[flow/design.v]
`timescale 1ns / 1ps
module fbindct_8bit #(
  parameter IN_WIDTH = 8,                                  
  parameter INT_BITS = 6,                                  
  parameter FRAC_BITS = 6,                                 
  parameter INTER_WIDTH = IN_WIDTH + INT_BITS + FRAC_BITS, 
  parameter OUT_WIDTH = 20                                 
)(
  input                                        clk,
  input                                        rst,
  input signed [8*IN_WIDTH-1:0]                x_in,         
  input                                        ready_in,     
  input                                        load,         
  output                                       valid_out,    
  output signed [8*OUT_WIDTH-1:0]              y_out         
);
parameter [1:0] IDLE = 2'b00;
parameter [1:0] WAIT = 2'b01;
parameter [1:0] SEND = 2'b10;
reg [1:0] state;
parameter [1:0] STAGE1 = 2'b00;
parameter [1:0] STAGE2 = 2'b01;
parameter [1:0] STAGE3 = 2'b10;
parameter [1:0] STAGE4 = 2'b11;
reg [1:0] stage;
reg signed [IN_WIDTH-1:0] x_reg_0, x_reg_1, x_reg_2, x_reg_3, x_reg_4, x_reg_5, x_reg_6, x_reg_7;
reg done;
assign valid_out = done;
always @(posedge clk) begin : state_machine
  if (rst) begin
    state <= IDLE;
    stage <= STAGE1;
    done <= 1'b0;
    x_reg_0 <= 0;
    x_reg_1 <= 0;
    x_reg_2 <= 0;
    x_reg_3 <= 0;
    x_reg_4 <= 0;
    x_reg_5 <= 0;
    x_reg_6 <= 0;
    x_reg_7 <= 0;
  end else begin
    case (state)
      IDLE: begin
        if(load) begin
          x_reg_0 <= x_in[1*IN_WIDTH-1:0*IN_WIDTH];
          x_reg_1 <= x_in[2*IN_WIDTH-1:1*IN_WIDTH];
          x_reg_2 <= x_in[3*IN_WIDTH-1:2*IN_WIDTH];
          x_reg_3 <= x_in[4*IN_WIDTH-1:3*IN_WIDTH];
          x_reg_4 <= x_in[5*IN_WIDTH-1:4*IN_WIDTH];
          x_reg_5 <= x_in[6*IN_WIDTH-1:5*IN_WIDTH];
          x_reg_6 <= x_in[7*IN_WIDTH-1:6*IN_WIDTH];
          x_reg_7 <= x_in[8*IN_WIDTH-1:7*IN_WIDTH];
          state <= WAIT;
        end
      end
      WAIT: begin
        case (stage)
          STAGE1: begin 
            stage <= STAGE2;
            done <= 1'b0;
          end
          STAGE2: stage <= STAGE3;
          STAGE3: stage <= STAGE4;
          STAGE4: begin 
            state <= SEND;
            stage <= STAGE1;
            done <= 1'b1;
          end
          default : begin 
            stage <= STAGE1;
          end
        endcase
      end
      SEND: begin
        if(ready_in) begin
          state <= IDLE;
          done <= 1'b0;
        end
      end
      default: state <= IDLE;
    endcase
  end
end
reg signed [INTER_WIDTH-1:0] a_reg_0, a_reg_1, a_reg_2, a_reg_3, a_reg_4, a_reg_5, a_reg_6, a_reg_7;
wire signed [INTER_WIDTH-1:0] a_wire_0, a_wire_1, a_wire_2, a_wire_3, a_wire_4, a_wire_5, a_wire_6, a_wire_7;
assign a_wire_0 = (x_reg_0 + x_reg_7) << FRAC_BITS;
assign a_wire_1 = (x_reg_1 + x_reg_6) << FRAC_BITS;
assign a_wire_2 = (x_reg_2 + x_reg_5) << FRAC_BITS;
assign a_wire_3 = (x_reg_3 + x_reg_4) << FRAC_BITS;
assign a_wire_4 = (x_reg_3 - x_reg_4) << FRAC_BITS;
assign a_wire_5 = (x_reg_2 - x_reg_5) << FRAC_BITS;
assign a_wire_6 = (x_reg_1 - x_reg_6) << FRAC_BITS;
assign a_wire_7 = (x_reg_0 - x_reg_7) << FRAC_BITS;
always @(posedge clk) begin : stage1
  if(rst) begin
    a_reg_0 <= 0;
    a_reg_1 <= 0;
    a_reg_2 <= 0;
    a_reg_3 <= 0;
    a_reg_4 <= 0;
    a_reg_5 <= 0;
    a_reg_6 <= 0;
    a_reg_7 <= 0;
  end else if(stage == STAGE1) begin
    a_reg_0 <= a_wire_0;
    a_reg_1 <= a_wire_1;
    a_reg_2 <= a_wire_2;
    a_reg_3 <= a_wire_3;
    a_reg_4 <= a_wire_4;
    a_reg_5 <= a_wire_5;
    a_reg_6 <= a_wire_6;
    a_reg_7 <= a_wire_7;
  end
end
reg signed [INTER_WIDTH-1:0] b_reg_0, b_reg_1;
wire signed [INTER_WIDTH-1:0] b_wire_0, b_wire_1;
assign b_wire_0 = (a_reg_5>>>2) + (a_reg_5>>>3) + a_reg_6;             
assign b_wire_1 = (b_wire_0>>>1) + (b_wire_0>>>3) - a_reg_5;           
always @(posedge clk) begin : stage2
  if(rst) begin
    b_reg_0 <= 0;
    b_reg_1 <= 0;
  end else if(stage == STAGE2) begin
    b_reg_0 <= b_wire_0;
    b_reg_1 <= b_wire_1;
  end
end
reg signed [INTER_WIDTH-1:0] c_reg_0, c_reg_1, c_reg_2, c_reg_3, c_reg_4, c_reg_5, c_reg_6, c_reg_7;
wire signed [INTER_WIDTH-1:0] c_wire_0, c_wire_1, c_wire_2, c_wire_3, c_wire_4, c_wire_5, c_wire_6, c_wire_7;
assign c_wire_0 = a_reg_0 + a_reg_3;
assign c_wire_1 = a_reg_2 + a_reg_1;
assign c_wire_2 = a_reg_1 - a_reg_2;
assign c_wire_3 = a_reg_0 - a_reg_3;
assign c_wire_4 = a_reg_4 + b_reg_1;
assign c_wire_5 = a_reg_4 - b_reg_1;
assign c_wire_6 = a_reg_7 - b_reg_0;
assign c_wire_7 = b_reg_0 + a_reg_7;
always @(posedge clk) begin : stage3 
  if(rst) begin
    c_reg_0 <= 0;
    c_reg_1 <= 0;
    c_reg_2 <= 0;
    c_reg_3 <= 0;
    c_reg_4 <= 0;
    c_reg_5 <= 0;
    c_reg_6 <= 0;
    c_reg_7 <= 0;
  end else if(stage == STAGE3) begin
    c_reg_0 <= c_wire_0;
    c_reg_1 <= c_wire_1;
    c_reg_2 <= c_wire_2;
    c_reg_3 <= c_wire_3;
    c_reg_4 <= c_wire_4;
    c_reg_5 <= c_wire_5;
    c_reg_6 <= c_wire_6;
    c_reg_7 <= c_wire_7;
  end
end
reg signed [INTER_WIDTH-1:0] d_reg_0, d_reg_1, d_reg_2, d_reg_3, d_reg_4, d_reg_5, d_reg_6;
wire signed [INTER_WIDTH-1:0] d_wire_0, d_wire_1, d_wire_2, d_wire_3, d_wire_4, d_wire_5, d_wire_6;
assign d_wire_0 = c_reg_0 + c_reg_1;                                          
assign d_wire_1 = (d_wire_0>>>1) - c_reg_1;                                   
assign d_wire_2 = c_reg_2 - ((c_reg_3>>>2) + (c_reg_3>>>3));                 
assign d_wire_3 = c_reg_3 + (d_wire_2>>>2) + (d_wire_2>>>3);                 
assign d_wire_4 = c_reg_4 - (c_reg_7>>>3);                                    
assign d_wire_5 = c_reg_5 + (c_reg_6>>>1) + (c_reg_6>>>2) + (c_reg_6>>>3);  
assign d_wire_6 = c_reg_6 - (d_wire_5>>>1);                                   
always @(posedge clk) begin : stage4 
  if(rst) begin
    d_reg_0 <= 0;
    d_reg_1 <= 0;
    d_reg_2 <= 0;
    d_reg_3 <= 0;
    d_reg_4 <= 0;
    d_reg_5 <= 0;
    d_reg_6 <= 0;
  end else if(stage == STAGE4) begin
    d_reg_0 <= d_wire_0;
    d_reg_1 <= d_wire_1;
    d_reg_2 <= d_wire_2;
    d_reg_3 <= d_wire_3;
    d_reg_4 <= d_wire_4;
    d_reg_5 <= d_wire_5;
    d_reg_6 <= d_wire_6;
  end
end
reg [INTER_WIDTH-1:0] c_reg7_delay;
always @(posedge clk) begin : delay_c_reg
  if (rst) begin
    c_reg7_delay <= 1'b0;
  end else begin
    c_reg7_delay <= c_reg_7;
  end
end
assign y_out[1*OUT_WIDTH-1:0*OUT_WIDTH] = d_reg_0;
assign y_out[2*OUT_WIDTH-1:1*OUT_WIDTH] = c_reg7_delay;
assign y_out[3*OUT_WIDTH-1:2*OUT_WIDTH] = d_reg_3;
assign y_out[4*OUT_WIDTH-1:3*OUT_WIDTH] = d_reg_6;
assign y_out[5*OUT_WIDTH-1:4*OUT_WIDTH] = d_reg_1;
assign y_out[6*OUT_WIDTH-1:5*OUT_WIDTH] = d_reg_5;
assign y_out[7*OUT_WIDTH-1:6*OUT_WIDTH] = d_reg_2;
assign y_out[8*OUT_WIDTH-1:7*OUT_WIDTH] = d_reg_4;
endmodule
[flow/run.sh]
#!/bin/bash
# the make line also repeats each setting of config.mk as NAME=value (left out here)
make -C /OpenROAD-flow-scripts/flow DESIGN_CONFIG=/design/flow/config.mk WORK_HOME=/design/flow/orfs CLKGATE_MAP_FILE= finish
[flow/config.mk]
export PLATFORM = sky130hd
export DESIGN_NAME = fbindct_8bit
export DESIGN_NICKNAME = fbindct_8bit
export VERILOG_FILES = /design/flow/design.v
export SDC_FILE = /design/flow/constraint.sdc
export NUM_CORES = 4
export LEC_CHECK = 0
export ABC_AREA = 0
export CAP_MARGIN = 10
export CELL_PAD_IN_SITES_DETAIL_PLACEMENT = 1
export CELL_PAD_IN_SITES_GLOBAL_PLACEMENT = 2
export CORE_MARGIN = 4
export CORE_UTILIZATION = 17
export CTS_CLUSTER_SIZE = 55
export GPL_ROUTABILITY_DRIVEN = 0
export HOLD_SLACK_MARGIN = -0.09
export MAX_ROUTING_LAYER = met4
export MIN_ROUTING_LAYER = met2
export PLACE_DENSITY_LB_ADDON = 0.19
export SETUP_SLACK_MARGIN = 1.39
export SLEW_MARGIN = 0
[flow/constraint.sdc]
create_clock -name core_clock -period 4.79 [get_ports {clk}]
set_input_delay 0.9580 -clock core_clock [delete_from_list [all_inputs] [get_ports {clk}]]
set_output_delay 0.9580 -clock core_clock [all_outputs]
set_load 0.01 [all_outputs]
==> results.cfg, run 1 <==
; yosys + openroad results
[run_status]
outcome = finished with violations
failed_checks = setup timing

[synth]
syn_avg_cell_area_um2 = 8.31
ys_sh_aoi_pct = 17.2
synth-seq-area-share_pct = 30.4
common_cells = 506 x nor2_1, 435 x dfxtp_1, 372 x inv_1, 306 x ha_1, 287 x a21oi_1
syn_area_mm2 = 0.0286
syn_inst = 3446
synthXorXnorAreaFrac_pct = 6.98
yosys_warnings = 1
synth_flops = 435
top_area_cell = dfxtp_1
ys_area_mm2 = 0.0286
ys_async_sr_fraction_pct = 0
synthMuxAreaShare_pct = 4.20
yosysCellCount = 3446
yosysMostFrequentCell = nor2_1
synth_top_flop_cell = dfxtp_1
netlist_logic_family_top = adder cells
top_cell_area_share_pct = 30.4
yosys.area_share.adder_pct = 19.8
edf_count = 0
netlist_top_cells_area = dfxtp_1 30%, ha_1 13%, nor2_1 6.6%
yosys.area_share.simple_pct = 13.9
ys_types = 74

[power_and_ir_drop]
switchingPower_w = 0.00958
maxPowerGroup = combinational logic
pg_seq_w = 0.00420
power.density_mw_per_mm2 = 588
cellLeakagePower_nw = 16.0
power.share.sequential_pct = 17.9
p_clk_w = 0.00501
pg_comb_w = 0.0143
p_clk_share_pct = 21.4
ir_worst_vdd_mv = 0.489
switching_share_pct = 40.8
p_comb_share_pct = 60.8
p_int_w = 0.0139

[routing]
routed_wl_mm = 108
drc = 0
routedWlPerCell_um = 17.7
drtAntennaViolNets = 0
dr.first_iter.drc_count = 1977
firstDrtPassIters = 5
viasPerCell = 5.55
num_vias = 34000

[clocking]
insertion_delay_ns = 0.68
clkSinkCount = 435
htree_levels = 3
clkTransAtPathRegs_ns = 0.06
ctsHoldBuffers = 0
cts_buffers = 66
clockRootBuffer = clkbuf_16
clockBufferDepth = 3
cts_tree = built

[die]
die_w_um = 418
die-area_mm2 = 0.175
coreArea_mm2 = 0.167
initial_core_util_pct = 17.1
die_h_um = 418
rows = 150
ios = 229

[setup_path]
critPathSlowestCell = fa_1
worstReg2RegStart = c_reg_5[2]
critical_path.max_stage_delay_ns = 0.56
cp.arrival_ns = 5.83
endpoint_kind = register
path_cells = fa_1 -> fa_2 -> fa_2 -> a211oi_2 -> o21bai_2 -> a21oi_2 -> xor2_2 -> ha_4 -> a21o_1 -> a21oi_2 -> nor3b_2 -> a21oi_1 -> maj3_2 -> maj3_2 -> o32a_1 -> o211ai_2 -> o211ai_2 -> maj3_2 -> a2111o_1 -> o221ai_2
crit_family = adder cells
crit_path_end = d_reg_6[19]
crit_cells = 20
cp-start-kind = register
cp.required_ns = 5.39
startpoint = c_reg_5[2]
r2r_slack_ns = -0.44
crit_type = reg -> reg
cp_num_buf_inv = 0
reg2reg_to = d_reg_6[19]
crit_top_cell = maj3_2
worstPathMaxFanout = 3
reg2reg_depth = 20

[sta]
maxSlewViolCount = 0
period_minus_slack_ns = 5.23
slew_headroom_pct = 29.6
skew_ns = 0.0469
setup_violations = 6
layout_setup_ws_ns = -0.439
tightest_slew_ns = 1.06
fmax_ghz = 0.191
rsz0062_at_grt = true
finalHoldViolCount = 0
period_used_pct = 109

[worst_hold_path]
hold_class = reg -> reg
whs_endpoint = c_reg7_delay[13]
hold_depth = 2
holdCritStartpoint = c_reg_7[13]

[run]
tool_warnings = 115
maxCapViolCount = 0

[grt]
grt_max_degree = 134
antenna_found_initial = 1
grt_overflow = 0
grt_pass1_wl_mm = 163
track_usage_pct = 19.3
grt_pass1_vias = 40300

[place]
dp.final_hpwl_mm = 80.9
numPortBuffers = 208
dp_slack_ns = -0.540
dp_cells = 5900

[final_layout]
utilization_pct = 23.8
fill_cells = 19300
area_growth_pct = 39.3
nNetsFinal = 4330
fin_cells = 6131
-- layer usage --
layer	track usage, %	routed length (µm)	vias up
met4	2.78	2940	0
met1	-	0	12400
met2	21.0	56300	9215
li1	-	-	12200
met3	27.5	49000	184
met5	-	0	-
-- timing repair --
| item | in CTS | in global routing |
|---|---|---|
| pin swaps | 171 | 118 |
| endpoints found under the setup margin | 79 | 102 |
| setup buffers | 68 | 34 |
| gates resized | 237 | 220 |
-- layout make-up --
type | instances | area, µm² | area share, %
diodes | 10 | 25.0 | 0.0628
clock buffers | 93 | 1860 | 4.67
repair buffers | 506 | 4540 | 11.4
clock inverters | 25 | 300 | 0.753
flip-flops and latches | 435 | 8770 | 22.0
multi-input cells | 2485 | 20200 | 50.6
well taps | 2204 | 2760 | 6.92
inverters | 373 | 1430 | 3.60
-- stage by stage --
step / power (W) / setup TNS, ns / area [µm²] / hold slack, ns
final: 0.0235 / -1.46 / 39900 / 0.439
after floorplan: 0.0113 / -0.320 / 29300 / 0.431
after global placement: 0.0147 / -1.59 / 34900 / 0.441
after CTS: 0.0220 / -1.67 / 38600 / 0.450
after detailed placement: 0.0148 / -1.89 / 34900 / 0.457
after global routing: 0.0255 / -4.01 / 39900 / 0.460
==> run 2: changes to the inputs <==
Settings changed: ABC_AREA 0 to 1, CAP_MARGIN 10 to 40, CELL_PAD_IN_SITES_GLOBAL_PLACEMENT 2 to unset, CORE_ASPECT_RATIO set to 0.7, CORE_MARGIN 4 to 2, CORE_UTILIZATION 17 to 16, CTS_CLUSTER_SIZE 55 to 92, GPL_ROUTABILITY_DRIVEN 0 to unset, HOLD_SLACK_MARGIN -0.09 to unset, MAX_ROUTING_LAYER met4 to unset, MIN_ROUTING_LAYER met2 to met1, PLACE_DENSITY_LB_ADDON 0.19 to unset, SETUP_SLACK_MARGIN 1.39 to unset, SLEW_MARGIN 0 to 30.
Clock period 4.79 ns to 6.26 ns, I/O delays scaled along.
==> run 2 against run 1 <==
Now clean on timing, DRC and antenna. Worst setup slack gained 1.6 ns. Final cell count grew 12%. Clock-buffer cell count shrank 24. Routed wire length grew 4.0%. Sequential power shrank 23%. Hold slack gained 0.0022 ns. Flip-flop count is the same. Global-route usage shrank 7.9 points. First-iteration DRC count shrank 37%. Clock power shrank 35%. Fmax grew 2.3%. Clock skew shrank 0.0014 ns. Critical endpoint is now d_reg_3[19]. Largest cell class unchanged. Largest power group unchanged.
==> results.cfg, run 2 <==
; yosys + openroad results
[run_status]
outcome = complete, no violations

[setup_path]
reg2reg_to = d_reg_3[19]
critical_path.max_stage_delay_ns = 0.54
worstPathMaxFanout = 5
worstReg2RegStart = c_reg_1[6]
reg2reg_depth = 24
cp.arrival_ns = 5.66
cp-start-kind = register
crit_path_end = d_reg_3[19]
cp.required_ns = 6.81
r2r_slack_ns = 1.15
endpoint_kind = register
startpoint = c_reg_1[6]
path_cells = inv_1 -> fa_1 -> inv_1 -> ha_1 -> nand2_1 -> nor2_1 -> a21boi_0 -> o21ai_0 -> and3_1 -> or2_2 -> nand2_1 -> inv_1 -> fa_1 -> inv_1 -> ha_1 -> nand2_1 -> nor3_1 -> nand2_1 -> o311ai_0 -> inv_1 -> nand2_1 -> nand3_1 -> nand2_1 -> inv_1
crit_family = adder cells
crit_type = reg -> reg
crit_cells = 24
critPathSlowestCell = fa_1
cp_num_buf_inv = 6

[synth]
ys_types = 55
top_cell_area_share_pct = 28.6
synth_top_flop_cell = dfxtp_1
syn_inst = 4205
ys_sh_aoi_pct = 19.2
yosys.area_share.simple_pct = 15.3
yosys.area_share.adder_pct = 18.4
yosys_warnings = 1
common_cells = 764 x inv_1, 466 x nand2_1, 462 x nor2_1, 454 x a21oi_1, 435 x dfxtp_1
edf_count = 0
top_area_cell = dfxtp_1
synth-seq-area-share_pct = 28.6
syn_avg_cell_area_um2 = 7.24
ys_area_mm2 = 0.0305
synthXorXnorAreaFrac_pct = 6.47
yosysCellCount = 4205
netlist_top_cells_area = dfxtp_1 29%, ha_1 13%, inv_1 9.4%
synthMuxAreaShare_pct = 0
ys_async_sr_fraction_pct = 0
yosysMostFrequentCell = inv_1
synth_flops = 435
syn_area_mm2 = 0.0305
netlist_logic_family_top = AND-OR/OR-AND gates

[final_layout]
utilization_pct = 19.6
nNetsFinal = 4793
logic_area_mm2 = 0.0182
regArea_mm2 = 0.00871
area_growth_pct = 21.6
fill_cells = 22900
final_cell_area_mm2 = 0.0370

[sta]
skew_ns = 0.0455
tightest_slew_ns = 0.824
finalHoldViolCount = 0
whs_ns = 0.441
setup_violations = 0
finalSetupTns_ns = 0
period_minus_slack_ns = 5.11
fmax_ghz = 0.196
slew_headroom_pct = 45.0
maxSlewViolCount = 0
period_used_pct = 81.6
rsz0062_at_grt = false

[place]
numPortBuffers = 208
gp_congestion = 0.866
dp.final_hpwl_mm = 90.3
place_area_mm2 = 0.0351

[worst_hold_path]
hold_depth = 2
holdCritStartpoint = c_reg_7[4]
hold_class = reg -> reg
whs_endpoint = c_reg7_delay[4]

[routing]
viasPerCell = 4.05
routedWlPerCell_um = 16.4
routed_wl_mm = 113
drc = 0
firstDrtPassIters = 5
num_vias = 27800
dr.first_iter.drc_count = 1248
drtAntennaViolNets = 0

[die]
die_w_um = 526
coreArea_mm2 = 0.189
initial_core_util_pct = 16.2
die-area_mm2 = 0.194
rows = 133
die_h_um = 369
ios = 229

[clocking]
clkSinkCount = 435
clkTransAtPathRegs_ns = 0.07
clockRootBuffer = clkbuf_16
ctsResizeCount = 0
insertion_delay_ns = 0.69
htree_levels = 2
cts_buffers = 54
postCtsSetupBuffers = 0
cts_tree = built
clockBufferDepth = 3
ctsHoldBuffers = 0

[power_and_ir_drop]
p_comb_share_pct = 55.7
p_clk_w = 0.00327
p_clk_share_pct = 22.3
p_int_w = 0.00762
cellLeakagePower_nw = 17.8
pg_seq_w = 0.00323
ir_worst_vdd_mv = 0.426
maxPowerGroup = combinational logic
switching_share_pct = 48.1
power.density_mw_per_mm2 = 396
switchingPower_w = 0.00706
power.share.sequential_pct = 22.0
pg_comb_w = 0.00818

[grt]
antenna_found_initial = 5
track_usage_pct = 11.4
grt_pass1_vias = 29600
grt_overflow = 0
grt_max_degree = 114
grt_pass1_wl_mm = 175

[run]
tool_warnings = 110
maxCapViolCount = 0
[run 2: cell type report]
| class | instances | area share (%) |
|---|---|---|
| diodes | 1 | 0.00676 |
| flip-flops and latches | 435 | 23.5 |
| repair buffers | 228 | 6.28 |
| clock inverters | 32 | 0.872 |
| clock buffers | 69 | 4.02 |
| inverters | 770 | 7.82 |
| multi-input cells | 2841 | 49.0 |
| well taps | 2497 | 8.44 |
[run 2: through the flow]
stage	std cells	setup slack, ns	total power [W]
floorplan	4224	1.95	0.00885
global placement	6765	1.20	0.0112
detailed placement	6767	1.20	0.0114
CTS	6868	1.18	0.0148
global route	6873	0.668	0.0159
finish	6873	1.15	0.0147
[run 2: per-layer routing]
layer  vias to the layer above  share of wire (%)  global-route usage, %
met5                         -                  0                      0
met4                         0                2.8                   3.38
met3                       134                3.3                   1.60
met2                       371                 51                   21.1
met1                     13600                 43                   13.5
li1                      13700                  -                      -
==> run 3: changes to the inputs <==
Settings changed: ABC_AREA 1 to unset, CAP_MARGIN 40 to 20, CELL_PAD_IN_SITES_DETAIL_PLACEMENT 1 to unset, CORE_ASPECT_RATIO 0.7 to unset, CORE_UTILIZATION 16 to 72, CTS_CLUSTER_DIAMETER set to 378, CTS_CLUSTER_SIZE 92 to unset, MIN_ROUTING_LAYER met1 to unset, SETUP_SLACK_MARGIN set to -0.44, SLEW_MARGIN 30 to 20, TNS_END_PERCENT set to 100.
Clock period 6.26 ns to 4.32 ns, I/O delays scaled along.
==> run 3 against run 2 <==
Synthesized cell count decreased by 18%. Critical path depth rose by 1. Flip-flop count stayed put. Cell area fell by 3.8%. Critical path type unchanged. Hold slack better by 0.019 ns. Largest cell class unchanged. Final cell count down 36%. Worst setup slack got worse by 2.5 ns. The layout now fails its checks (setup timing). Sequential share of layout area rose by 1.0 points. Clock power is 26% higher. Combinational power up 87%.
==> results.cfg, run 3 <==
; yosys + openroad results
[synth]
common_cells = 506 x nor2_1, 435 x dfxtp_1, 372 x inv_1, 306 x ha_1, 287 x a21oi_1
ys_sh_aoi_pct = 17.2
synth_flops = 435
synthMuxAreaShare_pct = 4.20
yosys.area_share.simple_pct = 13.9
netlist_top_cells_area = dfxtp_1 30%, ha_1 13%, nor2_1 6.6%
netlist_logic_family_top = adder cells
synth-seq-area-share_pct = 30.4
yosysMostFrequentCell = nor2_1
top_cell_area_share_pct = 30.4
syn_area_mm2 = 0.0286
yosys.area_share.adder_pct = 19.8
ys_async_sr_fraction_pct = 0
synth_top_flop_cell = dfxtp_1
syn_inst = 3446
yosysCellCount = 3446
top_area_cell = dfxtp_1
edf_count = 0
synthXorXnorAreaFrac_pct = 6.98
syn_avg_cell_area_um2 = 8.31
ys_area_mm2 = 0.0286
yosys_warnings = 1
ys_types = 74

[setup_path]
critPathSlowestCell = o311ai_0
cp-start-kind = register
cp.required_ns = 4.77
critical_path.max_stage_delay_ns = 0.57
worstReg2RegStart = c_reg_1[6]
cp.arrival_ns = 6.08
crit_family = AND-OR/OR-AND gates
crit_path_end = d_reg_3[16]
r2r_slack_ns = -1.31
startpoint = c_reg_1[6]
reg2reg_depth = 25
reg2reg_to = d_reg_3[16]
worstPathMaxFanout = 3
cp_num_buf_inv = 5
crit_type = reg -> reg
crit_cells = 25
endpoint_kind = register
crit_top_cell = o21bai_1

[die]
initial_core_util_pct = 72.5
die_h_um = 203
die_w_um = 203
die-area_mm2 = 0.0414
coreArea_mm2 = 0.0395
rows = 73
ios = 229

[grt]
grt_overflow = 0
grt_pass1_wl_mm = 138
antenna_found_initial = 10
grt_max_degree = 143
grt_pass1_vias = 26800
track_usage_pct = 41.7

[clocking]
insertion_delay_ns = 0.62
cts_buffers = 45
htree_levels = 2
clockRootBuffer = clkbuf_16
ctsHoldBuffers = 0
clockBufferDepth = 3
cts_tree = built
clkTransAtPathRegs_ns = 0.07
clkSinkCount = 435

[sta]
fmax_ghz = 0.178
period_minus_slack_ns = 5.63
slew_headroom_pct = 31.8
tightest_slew_ns = 1.02
rsz0062_at_grt = true
maxSlewViolCount = 0
period_used_pct = 130
setup_violations = 41
finalSetupTns_ns = -22.22
layout_setup_ws_ns = -1.31
skew_ns = 0.0275
finalHoldViolCount = 0

[routing]
drc = 0
num_vias = 28100
routedWlPerCell_um = 22.5
viasPerCell = 6.35
firstDrtPassIters = 14
routed_wl_mm = 99.8
drtAntennaViolNets = 0
dr.first_iter.drc_count = 3017

[worst_hold_path]
hold_depth = 2
whs_endpoint = c_reg7_delay[14]
hold_class = reg -> reg
holdCritStartpoint = c_reg_7[14]

[power_and_ir_drop]
p_int_w = 0.0135
cellLeakagePower_nw = 15.3
power.share.sequential_pct = 19.2
p_clk_w = 0.00411
power.density_mw_per_mm2 = 675
switching_share_pct = 43.8
p_clk_share_pct = 17.1
pg_seq_w = 0.00462
switchingPower_w = 0.0105
ir_worst_vdd_mv = 0.885
power_w = 0.0240
maxPowerGroup = combinational logic
pg_comb_w = 0.0153
p_comb_share_pct = 63.7

[run]
tool_warnings = 120
maxCapViolCount = 0

[run_status]
outcome = finished with violations
failed_checks = setup timing

[place]
gp_congestion = 0.950
numPortBuffers = 208
dp_cells = 4317
dp_slack_ns = -0.986
dp.final_hpwl_mm = 59.4

[final_layout]
utilization_pct = 90.2
fin_cells = 4433
nNetsFinal = 4334
area_growth_pct = 24.4
## run 3: per-layer routing
metal / wire, µm / global-route usage, % / vias to the layer above
li1: - / - / 12300
met1: 35400 / 49.9 / 13100
met2: 44800 / 70.4 / 1996
met3: 11400 / 8.02 / 681
met4: 8030 / 23.3 / 18
met5: 276 / 0 / -
## run 3: cell type report
cell class	count	area, µm²
well taps	525	657
clock inverters	21	246
clock buffers	59	1280
inverters	373	1410
repair buffers	531	4540
diodes	4	10.0
flip-flops and latches	435	8740
multi-input cells	2485	18700
fillers	1729	3850
## run 3: what timing repair did
| item | in CTS | in global routing |
|---|---|---|
| setup endpoints to repair | 20 | 23 |
| buffers inserted | 19 | 24 |
| resized | 66 | 121 |
| pin swaps | 52 | 81 |
## run 3: metrics by stage
stage | cell area (µm²) | hold WS [ns]
detailed placement | 33000 | 0.446
global placement | 33000 | 0.447
floorplan | 28800 | 0.431
finish | 35600 | 0.460
global route | 35600 | 0.482
CTS | 35000 | 0.460
==> run 4: changes to the inputs <==
Settings changed: ABC_AREA set to 1, CAP_MARGIN 20 to 40, CELL_PAD_IN_SITES_DETAIL_PLACEMENT set to 0, CORE_ASPECT_RATIO set to 0.7, CORE_UTILIZATION 72 to 40, CTS_CLUSTER_DIAMETER 378 to unset, CTS_CLUSTER_SIZE set to 92, MIN_ROUTING_LAYER set to met1, SETUP_SLACK_MARGIN -0.44 to unset, SLEW_MARGIN 20 to 10, TNS_END_PERCENT 100 to unset.
Clock period 4.32 ns to 6.26 ns, I/O delays scaled along.
==> run 4 against run 3 <==
The run now finishes clean. Largest power group unchanged. Final cell count increased by 21%. Via count fell by 5.4%. Critical endpoint is now b_reg_1[18]. Routed wire length fell by 12%. Sequential power shrank 31%.
==> results.cfg, run 4 <==
; yosys + openroad results
[grt]
grt_busiest_layer = met1
grtUsageMet1_pct = 33.8
grt_max_degree = 138
antenna_found_initial = 1
grt_pass1_wl_mm = 140
track_usage_pct = 22.3
grt_overflow = 0
grt_pass1_vias = 25000
gr-usage-met2_pct = 33.7
use_met3_pct = 2.81

[synth]
ys_types = 55
yosysCellCount = 4205
yosys_warnings = 1
edf_count = 0
syn_avg_cell_area_um2 = 7.24
synth_top_flop_cell = dfxtp_1
top_cell_area_share_pct = 28.6
syn_area_mm2 = 0.0305
ys_area_mm2 = 0.0305
netlist_logic_family_top = AND-OR/OR-AND gates
synth_flops = 435
top_area_cell = dfxtp_1
common_cells = 764 x inv_1, 466 x nand2_1, 462 x nor2_1, 454 x a21oi_1, 435 x dfxtp_1
yosys.area_share.adder_pct = 18.4
ys_sh_aoi_pct = 19.2
synth-seq-area-share_pct = 28.6
synthMuxAreaShare_pct = 0
syn_inst = 4205
synthXorXnorAreaFrac_pct = 6.47
ys_async_sr_fraction_pct = 0
yosys.area_share.simple_pct = 15.3
yosysMostFrequentCell = inv_1
netlist_top_cells_area = dfxtp_1 29%, ha_1 13%, inv_1 9.4%

[final_layout]
nNetsFinal = 4786
fin_cells = 5351
fill_cells = 7703
area_growth_pct = 14.8

[setup_path]
crit_top_cell = inv_1
cp-start-kind = register
endpoint_kind = register
critical_path.max_stage_delay_ns = 0.55
critPathSlowestCell = fa_1
crit_type = reg -> reg
cp_num_buf_inv = 6
reg2reg_to = b_reg_1[18]
worstPathMaxFanout = 5
cp.arrival_ns = 5.75
crit_path_end = b_reg_1[18]
crit_cells = 25
reg2reg_depth = 25
crit_family = adder cells
r2r_slack_ns = 1.07
worstReg2RegStart = a_reg_1[6]
startpoint = a_reg_1[6]
cp.required_ns = 6.82

[power_and_ir_drop]
power_w = 0.0139
pg_seq_w = 0.00320
cellLeakagePower_nw = 17.7
ir_worst_vdd_mv = 0.312
p_clk_w = 0.00307
p_clk_share_pct = 22.1
p_comb_share_pct = 54.9
switching_share_pct = 45.8
maxPowerGroup = combinational logic
pg_comb_w = 0.00764
power.density_mw_per_mm2 = 398
switchingPower_w = 0.00638
p_int_w = 0.00754
power.share.sequential_pct = 23.0

[clocking]
clkSinkCount = 435
clockRootBuffer = clkbuf_16
clockBufferDepth = 3
ctsHoldBuffers = 0
htree_levels = 2
postCtsSetupBuffers = 0
ctsResizeCount = 0
clkTransAtPathRegs_ns = 0.06
insertion_delay_ns = 0.63
cts_buffers = 48
cts_tree = built

[worst_hold_path]
hold_class = reg -> reg
holdCritStartpoint = c_reg_3[15]
whs_endpoint = c_reg_3[15]
hold_depth = 2

[place]
dp.final_hpwl_mm = 68.3
dp_slack_ns = 1.18
numPortBuffers = 208
gp_congestion = 0.899
dp_cells = 5261

[sta]
period_used_pct = 82.9
slew_headroom_pct = 36.6
maxSlewViolCount = 0
fmax_ghz = 0.193
finalHoldViolCount = 0
tightest_slew_ns = 0.941
finalSetupTns_ns = 0
skew_ns = 0.0372
period_minus_slack_ns = 5.19
setup_violations = 0
rsz0062_at_grt = false
layout_setup_ws_ns = 1.07
whs_ns = 0.466

[run]
tool_warnings = 111
maxCapViolCount = 0

[die]
ios = 229
die-area_mm2 = 0.0784
rows = 84
initial_core_util_pct = 40.5
coreArea_mm2 = 0.0753
die_w_um = 334
die_h_um = 235

[routing]
antenna_cells = 0
drtAntennaViolNets = 0
routed_wl_mm = 88.3
firstDrtPassIters = 6
routedWlPerCell_um = 16.5
num_vias = 26600
viasPerCell = 4.97
dr.first_iter.drc_count = 2033
drc = 0

[run_status]
outcome = complete, no violations
[run 4: layer usage]
| layer | share of wire [%] | vias to the layer above |
|---|---|---|
| met1 | 52 | 12300 |
| met4 | 1.6 | 0 |
| met5 | 0 | - |
| met2 | 42 | 541 |
| li1 | - | 13700 |
| met3 | 4.9 | 87 |
[run 4: area by class of cell]
type,count,area (µm²),share of cell area [%]
repair buffers,227,2300,6.58
clock inverters,27,338,0.966
inverters,770,2900,8.28
multi-input cells,2841,18200,51.9
well taps,989,1240,3.54
clock buffers,62,1340,3.84
flip-flops and latches,435,8710,24.9
[run 4: stage by stage]
stage | utilization (%) | cell area (µm²)
after floorplan | - | 30500
after global placement | 44.1 | 33200
after detailed placement | 44.2 | 33300
after CTS | 46.5 | 35000
after global routing | 46.5 | 35000
final | 46.5 | 35000
==> run 5: changes to the inputs <==
Settings changed: ABC_AREA 1 to unset, CAP_MARGIN 40 to 20, CELL_PAD_IN_SITES_DETAIL_PLACEMENT 0 to unset, CORE_ASPECT_RATIO 0.7 to unset, CORE_UTILIZATION 40 to 72, CTS_CLUSTER_DIAMETER set to 394, CTS_CLUSTER_SIZE 92 to unset, MIN_ROUTING_LAYER met1 to unset, SLEW_MARGIN 10 to 20.
Clock period 6.26 ns to 5.42 ns, I/O delays scaled along.
==> run 5 against run 4 <==
The layout now fails its checks (setup timing). Global-route usage grew 14 points. First-iteration DRC count grew 6.6%. Utilization grew 37 points. Sequential share of layout area grew 1.7 points. Die size shrank 47%. Worst setup slack lost 1.1 ns. Final cell count shrank 22%. Clock power grew 2%. Register-to-register slack lost 1.1 ns. Non-clock buffer count grew 42. Sequential power grew 15%. Fmax shrank 4.7%.
==> results.cfg, run 5 <==
; yosys + openroad results
[setup_path]
cp.arrival_ns = 5.93
r2r_slack_ns = -0.02
crit_path_end = d_reg_3[19]
cp-start-kind = register
endpoint_kind = register
cp_num_buf_inv = 2
crit_cells = 22
path_cells = inv_1 -> ha_1 -> ha_1 -> o21a_1 -> o21a_1 -> o21ai_1 -> a21boi_0 -> o21ai_1 -> nand2_1 -> xnor2_2 -> fa_1 -> ha_1 -> inv_1 -> o21bai_1 -> a21oi_2 -> o21bai_1 -> a2111o_1 -> nand2_1 -> o2111ai_1 -> o311ai_1 -> xnor2_1 -> a211oi_1
worstReg2RegStart = c_reg_3[8]
startpoint = c_reg_3[8]
crit_family = AND-OR/OR-AND gates
crit_top_cell = ha_1
reg2reg_depth = 22
worstPathMaxFanout = 5
reg2reg_to = d_reg_3[19]
crit_type = reg -> reg
critPathSlowestCell = fa_1
cp.required_ns = 5.91
critical_path.max_stage_delay_ns = 0.48

[synth]
syn_avg_cell_area_um2 = 8.31
top_area_cell = dfxtp_1
yosys.area_share.simple_pct = 13.9
netlist_top_cells_area = dfxtp_1 30%, ha_1 13%, nor2_1 6.6%
yosysMostFrequentCell = nor2_1
synth_flops = 435
synth-seq-area-share_pct = 30.4
netlist_logic_family_top = adder cells
ys_area_mm2 = 0.0286
top_cell_area_share_pct = 30.4
synthXorXnorAreaFrac_pct = 6.98
syn_area_mm2 = 0.0286
edf_count = 0
common_cells = 506 x nor2_1, 435 x dfxtp_1, 372 x inv_1, 306 x ha_1, 287 x a21oi_1
ys_sh_aoi_pct = 17.2
ys_types = 74
synth_top_flop_cell = dfxtp_1
yosysCellCount = 3446
ys_async_sr_fraction_pct = 0
synthMuxAreaShare_pct = 4.20
yosys.area_share.adder_pct = 19.8
syn_inst = 3446
yosys_warnings = 1

[sta]
finalHoldViolCount = 0
maxSlewViolCount = 0
fmax_ghz = 0.184
rsz0062_at_grt = true
skew_ns = 0.0147
tightest_slew_ns = 1.02
layout_setup_ws_ns = -0.0218
period_minus_slack_ns = 5.44
period_used_pct = 100
whs_ns = 0.468
setup_violations = 1
slew_headroom_pct = 31.9

[clocking]
clkSinkCount = 435
insertion_delay_ns = 0.59
cts_tree = built
htree_levels = 2
ctsHoldBuffers = 0
clkTransAtPathRegs_ns = 0.06
clockBufferDepth = 3
clockRootBuffer = clkbuf_16
cts_buffers = 45

[routing]
drc = 0
routed_wl_mm = 77.7
num_vias = 24900
firstDrtPassIters = 6
viasPerCell = 5.97
dr.first_iter.drc_count = 2168
drtAntennaViolNets = 0
routedWlPerCell_um = 18.7
antenna_cells = 0

[power_and_ir_drop]
pg_comb_w = 0.00774
maxPowerGroup = combinational logic
cellLeakagePower_nw = 13.9
p_comb_share_pct = 53.3
ir_worst_vdd_mv = 0.571
switchingPower_w = 0.00605
p_int_w = 0.00848
switching_share_pct = 41.7
power.density_mw_per_mm2 = 442
pg_seq_w = 0.00367
p_clk_share_pct = 21.4
p_clk_w = 0.00312
power.share.sequential_pct = 25.3

[grt]
grt_busiest_layer = met2
grt_pass1_vias = 24000
use_met3_pct = 5.02
grt_max_degree = 208
grtUsageMet1_pct = 46.3
grt_overflow = 0
track_usage_pct = 36.2
antenna_found_initial = 0
grt_pass1_wl_mm = 121
gr-usage-met2_pct = 61.8

[worst_hold_path]
whs_endpoint = c_reg7_delay[4]
hold_class = reg -> reg
holdCritStartpoint = c_reg_7[4]
hold_depth = 1

[die]
rows = 73
die_w_um = 203
initial_core_util_pct = 72.5
ios = 229
coreArea_mm2 = 0.0395
die-area_mm2 = 0.0414
die_h_um = 203

[final_layout]
final_cell_area_mm2 = 0.0329
nNetsFinal = 4072
area_growth_pct = 14.8
fill_cells = 2445

[place]
dp_slack_ns = -0.208
dp.final_hpwl_mm = 57.4
gp_congestion = 0.976
numPortBuffers = 208
place_area_mm2 = 0.0311

[run_status]
outcome = finished with violations
failed_checks = setup timing

[run]
maxCapViolCount = 0
tool_warnings = 114
-- run 5: metal layers --
layer,vias up,wire [µm]
met4,0,3150
met5,-,0
met2,1041,36700
met1,11800,32000
met3,220,5820
li1,11800,-
-- run 5: what timing repair did --
item | 4_1_cts | 5_1_grt
endpoints found under the setup margin | 4 | 16
setup buffers | 3 | 11
pin swaps | 3 | 30
gates resized | 9 | 42
-- run 5: final cells by class --
type / count / area [µm²] / share of cell area (%)
tap: 525 / 657 / 2.00
multi-input combinational: 2485 / 18100 / 55.0
clock inverter: 12 / 153 / 0.464
sequential: 435 / 8730 / 26.6
inverter: 373 / 1400 / 4.26
clock buffer: 67 / 1300 / 3.95
timing repair buffer: 269 / 2560 / 7.78
-- run 5: metrics by stage --
step           TNS (ns)  total power [W]  cells  utilization [%]
2_1_floorplan         0          0.00920   3465                -
3_3_place_gp     -0.162           0.0105   4074             78.8
3_5_place_dp     -0.221           0.0109   4074             78.8
4_1_cts               0           0.0141   4156             82.6
5_1_grt          -0.555           0.0154   4166             83.3
6_report        -0.0218           0.0145   4166             83.3
==> run 6: changes to the inputs <==
Settings changed: ABC_AREA set to 1, CAP_MARGIN 20 to 0, CELL_PAD_IN_SITES_DETAIL_PLACEMENT set to 0, CTS_CLUSTER_DIAMETER 394 to unset, CTS_CLUSTER_SIZE set to 78, HOLD_SLACK_MARGIN set to 0.28, MAX_ROUTING_LAYER set to met5, PLACE_DENSITY_LB_ADDON set to 0.16, SETUP_SLACK_MARGIN set to 1.41.
Clock period 5.42 ns to 4.73 ns, I/O delays scaled along.
==> run 6 against run 5 <==
Still fails the layout checks on setup timing. First-iteration DRC count rose to 2.8 times the previous value. Sequential power up 17%. Clock power up 34%. Highest routed layer is now met5. Largest power group unchanged. Flip-flop count unchanged.
==> results.cfg, run 6 <==
; yosys + openroad results
[run_status]
outcome = finished with violations
failed_checks = setup timing

[clocking]
clkSinkCount = 435
clockRootBuffer = clkbuf_16
cts_buffers = 46
clockBufferDepth = 3
insertion_delay_ns = 0.63
cts_tree = built
htree_levels = 2
clkTransAtPathRegs_ns = 0.07
ctsHoldBuffers = 0

[power_and_ir_drop]
cellLeakagePower_nw = 18.9
switching_share_pct = 49.1
pg_comb_w = 0.0190
pg_seq_w = 0.00428
p_int_w = 0.0140
power.share.sequential_pct = 15.6
p_clk_share_pct = 15.3
p_comb_share_pct = 69.1
switchingPower_w = 0.0135
ir_worst_vdd_mv = 1.27
power.density_mw_per_mm2 = 716
maxPowerGroup = combinational logic
p_clk_w = 0.00419

[setup_path]
cp.required_ns = 5.29
crit_path_end = b_reg_1[18]
r2r_slack_ns = -0.74
worstReg2RegStart = a_reg_5[12]
cp-start-kind = register
crit_family = simple AND/OR/NAND/NOR gates
reg2reg_to = b_reg_1[18]
path_cells = fa_1 -> ha_4 -> inv_1 -> o21bai_2 -> nand3_1 -> nand3_2 -> nand3_2 -> nand2_4 -> xor2_4 -> inv_1 -> fa_1 -> ha_4 -> nand2_1 -> nor4_4 -> nand2_1 -> nand3_1 -> a21oi_1 -> o21ai_1 -> o211ai_1 -> inv_1
endpoint_kind = register
cp.arrival_ns = 6.02
reg2reg_depth = 20
crit_type = reg -> reg
cp_num_buf_inv = 3
critPathSlowestCell = fa_1
critical_path.max_stage_delay_ns = 0.53
worstPathMaxFanout = 6
crit_cells = 20
crit_top_cell = inv_1
startpoint = a_reg_5[12]

[die]
die-area_mm2 = 0.0440
initial_core_util_pct = 72.8
coreArea_mm2 = 0.0419
ios = 229
rows = 75
die_w_um = 210
die_h_um = 210

[sta]
period_minus_slack_ns = 5.47
tightest_slew_ns = 1.08
slew_headroom_pct = 27.3
period_used_pct = 116
whs_ns = 0.484
finalHoldViolCount = 0
layout_setup_ws_ns = -0.735
rsz0062_at_grt = true
setup_violations = 12
maxSlewViolCount = 0
skew_ns = 0.0332
fmax_ghz = 0.183

[routing]
dr.first_iter.drc_count = 6047
drtAntennaViolNets = 0
routedWlPerCell_um = 24.9
viasPerCell = 6.77
num_vias = 34100
drc = 0
routed_wl_mm = 125
firstDrtPassIters = 22

[final_layout]
fill_cells = 1633
area_growth_pct = 25.9
nNetsFinal = 4915
utilization_pct = 91.6

[synth]
yosys.area_share.simple_pct = 15.3
syn_inst = 4205
yosysCellCount = 4205
syn_area_mm2 = 0.0305
syn_avg_cell_area_um2 = 7.24
edf_count = 0
netlist_top_cells_area = dfxtp_1 29%, ha_1 13%, inv_1 9.4%
ys_area_mm2 = 0.0305
yosys.area_share.adder_pct = 18.4
yosys_warnings = 1
synthXorXnorAreaFrac_pct = 6.47
ys_async_sr_fraction_pct = 0
synth_flops = 435
yosysMostFrequentCell = inv_1
top_area_cell = dfxtp_1
ys_sh_aoi_pct = 19.2
ys_types = 55
netlist_logic_family_top = AND-OR/OR-AND gates
synthMuxAreaShare_pct = 0
top_cell_area_share_pct = 28.6
synth_top_flop_cell = dfxtp_1
common_cells = 764 x inv_1, 466 x nand2_1, 462 x nor2_1, 454 x a21oi_1, 435 x dfxtp_1
synth-seq-area-share_pct = 28.6

[grt]
grt_pass1_vias = 29100
grt_max_degree = 185
grt_pass1_wl_mm = 153
grt_overflow = 0
antenna_found_initial = 14
track_usage_pct = 43.5

[worst_hold_path]
holdCritStartpoint = x_reg_3[0]
whs_endpoint = x_reg_3[0]
hold_class = reg -> reg
hold_depth = 2

[place]
dp.final_hpwl_mm = 63.6
gp_congestion = 0.954
numPortBuffers = 208

[run]
maxCapViolCount = 0
tool_warnings = 115
==> run 6: area by class of cell <==
class	instances	area, µm²	area share [%]
multi-input cells	2841	20900	54.6
clock inverters	25	393	1.02
clock buffers	60	1300	3.40
diodes	7	17.5	0.0457
repair buffers	358	3320	8.66
flip-flops and latches	435	8790	22.9
well taps	539	674	1.76
inverters	770	2930	7.63
==> run 6: through the flow <==
stage                     setup TNS (ns)  worst slack [ns]  std cells  cell area (µm²)  total power, W
after floorplan                        0             0.709       4224            31400          0.0132
after global placement                 0             0.406       4810            33500          0.0157
after detailed placement               0             0.311       4810            33500          0.0159
after CTS                              0             0.490       4976            36800          0.0227
after global routing               -4.87            -0.733       5029            38300          0.0279
final                              -3.91            -0.735       5035            38400          0.0274
==> run 6: what timing repair did <==
action / in CTS / in global routing
buffers inserted: 81 / 52
pin swaps: 136 / 173
endpoints found under the setup margin: 50 / 58
endpoints found under the hold margin: 0 / 0
gates resized: 204 / 266
==> run 6: metal layers <==
layer | vias up | part of all wire [%] | GRT usage (%)
met5 | - | 0.13 | 0
li1 | 14000 | - | -
met2 | 3498 | 42 | 70.5
met4 | 12 | 11 | 25.1
met3 | 1320 | 14 | 7.69
met1 | 15300 | 33 | 54.8
==> run 7: changes to the inputs <==
Settings changed: CAP_MARGIN 0 to 30, CORE_MARGIN 2 to 4, CORE_UTILIZATION 72 to 69, SETUP_SLACK_MARGIN 1.41 to 0.04.
Clock period 4.73 ns to 3.67 ns, I/O delays scaled along.
==> run 7 against run 6 <==
Critical path type unchanged. Cell area increased by 3.9%. First-iteration DRC count increased by 2.0%. Largest power group unchanged. The layout still fails its checks (setup timing). Clock power increased by about 20%. Critical path depth increased by 3. Fmax increased by 6.0%.
==> results.cfg, run 7 <==
; yosys + openroad results
[place]
gp_congestion = 0.965
dp.final_hpwl_mm = 69.0
dp_slack_ns = -0.627
numPortBuffers = 208

[die]
ios = 229
rows = 76
initial_core_util_pct = 70.3
die_h_um = 218
coreArea_mm2 = 0.0434
die_w_um = 218
die-area_mm2 = 0.0476

[setup_path]
path_cells = buf_4 -> fa_1 -> ha_4 -> inv_1 -> o21bai_1 -> nand3_1 -> nand3_2 -> nand3_1 -> nand2_1 -> inv_1 -> a21oi_4 -> buf_4 -> fa_1 -> inv_1 -> ha_4 -> inv_1 -> nor4_4 -> nand4_1 -> nand3_1 -> a21oi_1 -> o21ai_1 -> o211ai_1 -> inv_1
r2r_slack_ns = -1.49
startpoint = a_reg_5[12]
endpoint_kind = register
critPathSlowestCell = fa_1
reg2reg_depth = 23
cp-start-kind = register
worstReg2RegStart = a_reg_5[12]
crit_family = adder cells
crit_cells = 23
worstPathMaxFanout = 4
reg2reg_to = b_reg_1[18]
crit_top_cell = inv_1
cp.required_ns = 4.23
cp_num_buf_inv = 7
crit_path_end = b_reg_1[18]
crit_type = reg -> reg
cp.arrival_ns = 5.72
critical_path.max_stage_delay_ns = 0.82

[power_and_ir_drop]
p_comb_share_pct = 71.5
p_int_w = 0.0195
switchingPower_w = 0.0174
pg_comb_w = 0.0264
power.share.sequential_pct = 14.9
pg_seq_w = 0.00550
p_clk_w = 0.00503
power.density_mw_per_mm2 = 927
cellLeakagePower_nw = 20.0
p_clk_share_pct = 13.6
ir_worst_vdd_mv = 1.77
maxPowerGroup = combinational logic
switching_share_pct = 47.1

[synth]
syn_avg_cell_area_um2 = 7.24
top_area_cell = dfxtp_1
syn_area_mm2 = 0.0305
syn_inst = 4205
yosys_warnings = 1
synth_flops = 435
ys_async_sr_fraction_pct = 0
yosysMostFrequentCell = inv_1
yosysCellCount = 4205
top_cell_area_share_pct = 28.6
netlist_top_cells_area = dfxtp_1 29%, ha_1 13%, inv_1 9.4%
yosys.area_share.simple_pct = 15.3
netlist_logic_family_top = AND-OR/OR-AND gates
synth_top_flop_cell = dfxtp_1
synth-seq-area-share_pct = 28.6
synthXorXnorAreaFrac_pct = 6.47
edf_count = 0
ys_area_mm2 = 0.0305
ys_types = 55
ys_sh_aoi_pct = 19.2
yosys.area_share.adder_pct = 18.4
common_cells = 764 x inv_1, 466 x nand2_1, 462 x nor2_1, 454 x a21oi_1, 435 x dfxtp_1
synthMuxAreaShare_pct = 0

[clocking]
htree_levels = 2
cts_tree = built
insertion_delay_ns = 0.63
clockBufferDepth = 3
cts_buffers = 47
clkTransAtPathRegs_ns = 0.06
clockRootBuffer = clkbuf_16
clkSinkCount = 435
ctsHoldBuffers = 0

[sta]
skew_ns = 0.0239
fmax_ghz = 0.194
slew_headroom_pct = 32.9
finalHoldViolCount = 0
period_minus_slack_ns = 5.16
setup_violations = 44
period_used_pct = 141
maxSlewViolCount = 0
layout_setup_ws_ns = -1.49
tightest_slew_ns = 0.996
rsz0062_at_grt = true

[grt]
antenna_found_initial = 9
track_usage_pct = 41.2
gr-usage-met2_pct = 67.3
grt_pass1_vias = 30500
grt_overflow = 0
grt_max_degree = 205
grt_pass1_wl_mm = 159
grt_busiest_layer = met2
use_met3_pct = 7.05
grtUsageMet1_pct = 52.0

[run_status]
outcome = finished with violations
failed_checks = setup timing

[final_layout]
area_growth_pct = 30.8
nNetsFinal = 5184
utilization_pct = 91.9

[worst_hold_path]
whs_endpoint = c_reg_3[15]
hold_class = reg -> reg
hold_depth = 2
holdCritStartpoint = c_reg_3[15]

[routing]
routed_wl_mm = 127
drtAntennaViolNets = 0
dr.first_iter.drc_count = 6166
num_vias = 34700
routedWlPerCell_um = 23.8
drc = 0
firstDrtPassIters = 13
viasPerCell = 6.49

[run]
tool_warnings = 116
maxCapViolCount = 0
## run 7: repair_timing
action / in CTS / in global routing
gates resized: 181 / 243
endpoints found under the setup margin: 41 / 59
buffers inserted: 50 / 38
pin swaps: 133 / 126
## run 7: cell type report
class	instances	area, µm²
flip-flops and latches	435	8760
clock inverters	28	313
well taps	585	732
repair buffers	626	5390
inverters	770	2910
clock buffers	58	1270
diodes	5	12.5
multi-input cells	2841	20500
fillers	1706	3510
## run 7: stage by stage
stage / std cells / instance area [µm²] / TNS [ns] / power (W) / hold WS [ns]
2_1_floorplan: 4224 / 31300 / -2.35 / 0.0168 / 0.399
3_3_place_gp: 5179 / 35900 / -8.67 / 0.0231 / 0.453
3_5_place_dp: 5179 / 35900 / -12.08 / 0.0236 / 0.461
4_1_cts: 5313 / 38600 / -10.58 / 0.0306 / 0.471
5_1_grt: 5344 / 39800 / -32.96 / 0.0381 / 0.500
6_report: 5348 / 39900 / -28.15 / 0.0369 / 0.476
## run 7: per-layer routing
metal  vias up  share of wire, %
met5         -              0.16
met4        14                10
met3      1248                14
met2      3412                43
met1     15600                33
li1      14500                 -
==> run 8: changes to the inputs <==
Settings changed: ABC_AREA 1 to 0, CAP_MARGIN 30 to 0, CORE_UTILIZATION 69 to 72, CTS_CLUSTER_SIZE 78 to 90, HOLD_SLACK_MARGIN 0.28 to 0.3, PLACE_DENSITY set to 0.42, PLACE_DENSITY_LB_ADDON 0.16 to unset, SETUP_SLACK_MARGIN 0.04 to -0.33.
Clock period 3.67 ns to 6.46 ns, I/O delays scaled along.
==> run 8 against run 7 <==
The run now finishes clean. Clock-buffer cell count is 7 higher. Die size is 9.6% lower. Critical path depth stayed put. Sequential share of layout area is 4.9 points higher. Hold slack worse by 0.0069 ns. Worst setup slack better by 1.9 ns. Total power is 67% lower. Register-to-register slack better by 1.9 ns. Sequential power is 44% lower. Fmax is 15% lower. Critical path type unchanged.
==> results.cfg, run 8 <==
; yosys + openroad results
[sta]
tightest_slew_ns = 1.16
maxSlewViolCount = 0
setup_violations = 0
skew_ns = 0.0184
finalSetupTns_ns = 0
whs_ns = 0.469
finalHoldViolCount = 0
period_minus_slack_ns = 6.06
period_used_pct = 93.8
slew_headroom_pct = 22.8
rsz0062_at_grt = false
fmax_ghz = 0.165

[routing]
drtAntennaViolNets = 0
antenna_cells = 0
routedWlPerCell_um = 19.6
firstDrtPassIters = 8
drc = 0
num_vias = 25200
dr.first_iter.drc_count = 2547
routed_wl_mm = 80.6
viasPerCell = 6.12

[power_and_ir_drop]
power.share.sequential_pct = 25.2
switchingPower_w = 0.00505
maxPowerGroup = combinational logic
p_clk_w = 0.00293
ir_worst_vdd_mv = 0.538
switching_share_pct = 41.1
p_int_w = 0.00723
cellLeakagePower_nw = 13.7
pg_comb_w = 0.00626
p_comb_share_pct = 51.0
p_clk_share_pct = 23.8
pg_seq_w = 0.00309
power.density_mw_per_mm2 = 378

[synth]
syn_area_mm2 = 0.0286
ys_types = 74
syn_inst = 3446
synth-seq-area-share_pct = 30.4
yosysMostFrequentCell = nor2_1
top_cell_area_share_pct = 30.4
yosys.area_share.adder_pct = 19.8
ys_area_mm2 = 0.0286
netlist_top_cells_area = dfxtp_1 30%, ha_1 13%, nor2_1 6.6%
top_area_cell = dfxtp_1
common_cells = 506 x nor2_1, 435 x dfxtp_1, 372 x inv_1, 306 x ha_1, 287 x a21oi_1
syn_avg_cell_area_um2 = 8.31
synth_flops = 435
yosysCellCount = 3446
ys_async_sr_fraction_pct = 0
yosys.area_share.simple_pct = 13.9
synth_top_flop_cell = dfxtp_1
yosys_warnings = 1
edf_count = 0
ys_sh_aoi_pct = 17.2
synthXorXnorAreaFrac_pct = 6.98
netlist_logic_family_top = adder cells
synthMuxAreaShare_pct = 4.20

[setup_path]
cp.required_ns = 6.95
crit_path_end = d_reg_3[19]
critPathSlowestCell = dfxtp_1
startpoint = c_reg_3[8]
reg2reg_depth = 23
worstReg2RegStart = c_reg_3[8]
path_cells = inv_1 -> ha_1 -> ha_1 -> nor2b_1 -> o21a_1 -> o21a_1 -> o21ai_0 -> a21boi_0 -> nor2_1 -> inv_1 -> fa_1 -> inv_1 -> ha_1 -> a21oi_1 -> o21bai_1 -> a21oi_1 -> o21bai_1 -> a2111o_1 -> nand2_1 -> o2111ai_1 -> o311ai_0 -> xnor2_1 -> a211oi_1
crit_type = reg -> reg
cp_num_buf_inv = 3
r2r_slack_ns = 0.40
cp.arrival_ns = 6.54
reg2reg_to = d_reg_3[19]
crit_cells = 23
cp-start-kind = register
critical_path.max_stage_delay_ns = 0.52
crit_family = AND-OR/OR-AND gates
endpoint_kind = register
worstPathMaxFanout = 5

[final_layout]
fill_cells = 2237
final_cell_area_mm2 = 0.0325
logic_area_mm2 = 0.0179
nNetsFinal = 4023
regArea_mm2 = 0.00872
area_growth_pct = 13.5

[place]
dp.final_hpwl_mm = 56.8
place_area_mm2 = 0.0308
numPortBuffers = 208
gp_congestion = 0.920

[die]
ios = 229
die-area_mm2 = 0.0430
coreArea_mm2 = 0.0390
rows = 72
die_h_um = 207
initial_core_util_pct = 73.4
die_w_um = 207

[clocking]
ctsHoldBuffers = 0
postCtsSetupBuffers = 0
clkSinkCount = 435
htree_levels = 2
cts_buffers = 46
clkTransAtPathRegs_ns = 0.06
insertion_delay_ns = 0.59
ctsResizeCount = 0
clockBufferDepth = 3
cts_tree = built
clockRootBuffer = clkbuf_16

[run]
tool_warnings = 115
maxCapViolCount = 0

[worst_hold_path]
holdCritStartpoint = c_reg_7[16]
hold_depth = 2
hold_class = reg -> reg
whs_endpoint = c_reg7_delay[16]

[grt]
grt_max_degree = 224
grt_pass1_wl_mm = 128
grt_pass1_vias = 24500
antenna_found_initial = 1
track_usage_pct = 35.6
grt_overflow = 0

[run_status]
outcome = complete, no violations
## run 8: metrics by stage
| step | util [%] | std cells | total power, W | worst slack (ns) |
|---|---|---|---|---|
| 2_1_floorplan | - | 3465 | 0.00772 | 0.927 |
| 3_3_place_gp | 79.0 | 4029 | 0.00878 | 0.572 |
| 3_5_place_dp | 79.0 | 4029 | 0.00908 | 0.504 |
| 4_1_cts | 83.2 | 4112 | 0.0121 | 0.467 |
| 5_1_grt | 83.3 | 4113 | 0.0130 | 0.0809 |
| 6_report | 83.3 | 4113 | 0.0123 | 0.404 |
## run 8: layer usage
layer,share of wire [%],global-route usage [%],vias up
met1,41,46.8,11900
met3,7.9,5.46,280
met5,0.016,0,-
met2,47,59.9,1303
li1,-,-,11700
met4,3.8,12.7,2
## run 8: area by class of cell
cell class / count / share of cell area [%]
Tap cell: 518 / 2.00
Timing Repair Buffer: 219 / 6.76
Clock buffer: 65 / 4.18
Multi-Input combinational cell: 2485 / 55.0
Clock inverter: 18 / 0.944
Sequential cell: 435 / 26.8
Inverter: 373 / 4.31
==> run 9: changes to the inputs <==
Settings changed: ABC_AREA 0 to 1, CAP_MARGIN 0 to 20, CELL_PAD_IN_SITES_DETAIL_PLACEMENT 0 to 1, CORE_MARGIN 4 to 2, CORE_UTILIZATION 72 to 42, CTS_CLUSTER_SIZE 90 to unset, HOLD_SLACK_MARGIN 0.3 to unset, PLACE_DENSITY 0.42 to 0.71, SETUP_SLACK_MARGIN -0.33 to 1.13.
Clock period 6.46 ns to 3.94 ns, I/O delays scaled along.
==> run 9 against run 8 <==
The flow now stops in global routing. Die size increased by 74%. Synthesized cell count increased by 22%. Synthesized area increased by 6.4%.
==> results.cfg, run 9 <==
; physical design summary
[run_status]
outcome = aborted with a tool error
stop_stage = global routing

[die]
die_w_um = 273
die-area_mm2 = 0.0747
ios = 229
rows = 98
initial_core_util_pct = 42.5
die_h_um = 273
coreArea_mm2 = 0.0716

[synth]
synth_top_flop_cell = dfxtp_1
synth-seq-area-share_pct = 28.6
netlist_top_cells_area = dfxtp_1 29%, ha_1 13%, inv_1 9.4%
syn_area_mm2 = 0.0305
ys_types = 55
yosysCellCount = 4205
syn_avg_cell_area_um2 = 7.24
ys_async_sr_fraction_pct = 0
common_cells = 764 x inv_1, 466 x nand2_1, 462 x nor2_1, 454 x a21oi_1, 435 x dfxtp_1
ys_sh_aoi_pct = 19.2
yosysMostFrequentCell = inv_1
yosys.area_share.simple_pct = 15.3
yosys_warnings = 1
synthMuxAreaShare_pct = 0
synth_flops = 435
syn_inst = 4205
netlist_logic_family_top = AND-OR/OR-AND gates
edf_count = 0
yosys.area_share.adder_pct = 18.4
ys_area_mm2 = 0.0305
top_area_cell = dfxtp_1
synthXorXnorAreaFrac_pct = 6.47
top_cell_area_share_pct = 28.6

[clocking]
clockBufferDepth = 3
clockRootBuffer = clkbuf_16
htree_levels = 2
clkSinkCount = 435
cts_buffers = 49

[place]
place_area_mm2 = 0.0362
numPortBuffers = 208
dp_slack_ns = -0.594
dp.final_hpwl_mm = 87.6
gp_congestion = 0.928
==> run 9: metrics by stage <==
stage	utilization (%)	setup TNS, ns	std cells
2_1_floorplan	-	-0.147	4224
3_3_place_gp	50.5	-2.24	5473
3_5_place_dp	50.5	-7.64	5473
4_1_cts	55.8	-5.58	5638
==> run 9: what timing repair did <==
action,CTS
pin swaps,176
setup endpoints to repair,91
resized,396
hold buffers,0
setup buffers,79
==> run 10: changes to the inputs <==
Settings changed: CAP_MARGIN 20 to 30, CORE_MARGIN 2 to 4, CORE_UTILIZATION 42 to 17, CTS_CLUSTER_SIZE set to 78, HOLD_SLACK_MARGIN set to -0.09, MAX_ROUTING_LAYER met5 to met4, PLACE_DENSITY 0.71 to 0.43, SETUP_SLACK_MARGIN 1.13 to 1.05.
Clock period 3.94 ns to 4.79 ns, I/O delays scaled along.
==> run 10 against run 9 <==
Now clean on timing, DRC and antenna. Synthesized area unchanged. Die size increased by 150%. Synthesized cell count unchanged.
==> results.cfg, run 10 <==
; yosys + openroad results
[run_status]
outcome = complete, no violations

[grt]
grt_pass1_wl_mm = 170
grt_max_degree = 163
grt_overflow = 0
track_usage_pct = 11.9
antenna_found_initial = 2
grt_pass1_vias = 28300

[final_layout]
area_growth_pct = 32.9
final_cell_area_mm2 = 0.0405
regArea_mm2 = 0.00877
nNetsFinal = 4935
fill_cells = 21300
logic_area_mm2 = 0.0203

[clocking]
clkTransAtPathRegs_ns = 0.06
cts_buffers = 59
insertion_delay_ns = 0.67
clockRootBuffer = clkbuf_16
cts_tree = built
ctsHoldBuffers = 0
clockBufferDepth = 3
clkSinkCount = 435
htree_levels = 2

[synth]
syn_inst = 4205
syn_avg_cell_area_um2 = 7.24
ys_sh_aoi_pct = 19.2
yosysCellCount = 4205
netlist_top_cells_area = dfxtp_1 29%, ha_1 13%, inv_1 9.4%
ys_area_mm2 = 0.0305
synth_top_flop_cell = dfxtp_1
yosys.area_share.adder_pct = 18.4
synth_flops = 435
common_cells = 764 x inv_1, 466 x nand2_1, 462 x nor2_1, 454 x a21oi_1, 435 x dfxtp_1
synthMuxAreaShare_pct = 0
syn_area_mm2 = 0.0305
top_cell_area_share_pct = 28.6
synth-seq-area-share_pct = 28.6
top_area_cell = dfxtp_1
yosysMostFrequentCell = inv_1
yosys.area_share.simple_pct = 15.3
yosys_warnings = 1
ys_types = 55
synthXorXnorAreaFrac_pct = 6.47
edf_count = 0
ys_async_sr_fraction_pct = 0
netlist_logic_family_top = AND-OR/OR-AND gates

[place]
place_area_mm2 = 0.0358
dp.final_hpwl_mm = 87.0
numPortBuffers = 208
gp_congestion = 0.844

[worst_hold_path]
whs_endpoint = b_reg_0[19]
holdCritStartpoint = b_reg_0[19]
hold_class = reg -> reg
hold_depth = 2

[setup_path]
crit_cells = 28
r2r_slack_ns = 0.30
critPathSlowestCell = fa_1
endpoint_kind = register
cp.required_ns = 5.34
worstPathMaxFanout = 3
critical_path.max_stage_delay_ns = 0.56
cp_num_buf_inv = 9
reg2reg_depth = 28
crit_path_end = b_reg_1[16]
worstReg2RegStart = a_reg_1[6]
crit_type = reg -> reg
startpoint = a_reg_1[6]
reg2reg_to = b_reg_1[16]
crit_family = adder cells
cp-start-kind = register
cp.arrival_ns = 5.05

[routing]
dr.first_iter.drc_count = 1210
num_vias = 27700
drtAntennaViolNets = 0
routedWlPerCell_um = 16.5
routed_wl_mm = 113
drc = 0
viasPerCell = 4.03
firstDrtPassIters = 5

[die]
initial_core_util_pct = 17.1
die_h_um = 431
ios = 229
rows = 155
die_w_um = 431
die-area_mm2 = 0.186
coreArea_mm2 = 0.178

[power_and_ir_drop]
p_clk_share_pct = 17.5
p_comb_share_pct = 67.1
p_clk_w = 0.00477
pg_seq_w = 0.00422
pg_comb_w = 0.0183
maxPowerGroup = combinational logic
cellLeakagePower_nw = 19.0
ir_worst_vdd_mv = 0.827
switchingPower_w = 0.0124
power.share.sequential_pct = 15.5
power.density_mw_per_mm2 = 675
switching_share_pct = 45.4
p_int_w = 0.0149

[sta]
tightest_slew_ns = 0.991
whs_ns = 0.466
fmax_ghz = 0.223
setup_violations = 0
slew_headroom_pct = 33.3
finalHoldViolCount = 0
period_used_pct = 93.8
rsz0062_at_grt = true
skew_ns = 0.0171
finalSetupTns_ns = 0
period_minus_slack_ns = 4.49
maxSlewViolCount = 0

[run]
tool_warnings = 118
maxCapViolCount = 0
run 10: repair_timing:
| item | CTS | global route |
|---|---|---|
| pin swaps | 113 | 118 |
| resized | 218 | 184 |
| endpoints found under the setup margin | 38 | 43 |
| setup buffers | 66 | 50 |
run 10: routing by layer:
layer  part of all wire [%]  wire, µm  vias to the layer above  global-route usage, %
li1                       -         -                    14000                      -
met2                     47     53600                      311                   19.7
met3                    2.8      3200                      101                   1.65
met1                     48     54500                    13300                   15.7
met5                      0         0                        -                      -
met4                    1.6      1850                        0                   1.94
run 10: stage by stage:
step | cells | setup slack (ns) | util [%] | total power (W)
floorplan | 4224 | 0.769 | - | 0.0127
global placement | 6647 | 0.205 | 20.1 | 0.0165
detailed placement | 6647 | 0.233 | 20.1 | 0.0166
CTS | 6823 | 0.381 | 22.0 | 0.0244
global route | 6877 | 0.100 | 22.7 | 0.0291
finish | 6879 | 0.297 | 22.7 | 0.0273
run 10: cell type report:
class / instances / area share, %
sequential: 435 / 21.7
clock inverter: 36 / 1.06
clock buffer: 74 / 4.06
inverter: 770 / 7.20
antenna: 3 / 0.0185
tap: 2355 / 7.28
multi-input combinational: 2841 / 50.2
timing repair buffer: 365 / 8.53
Power figures rest on the tool's default switching activity, not on a simulated workload.
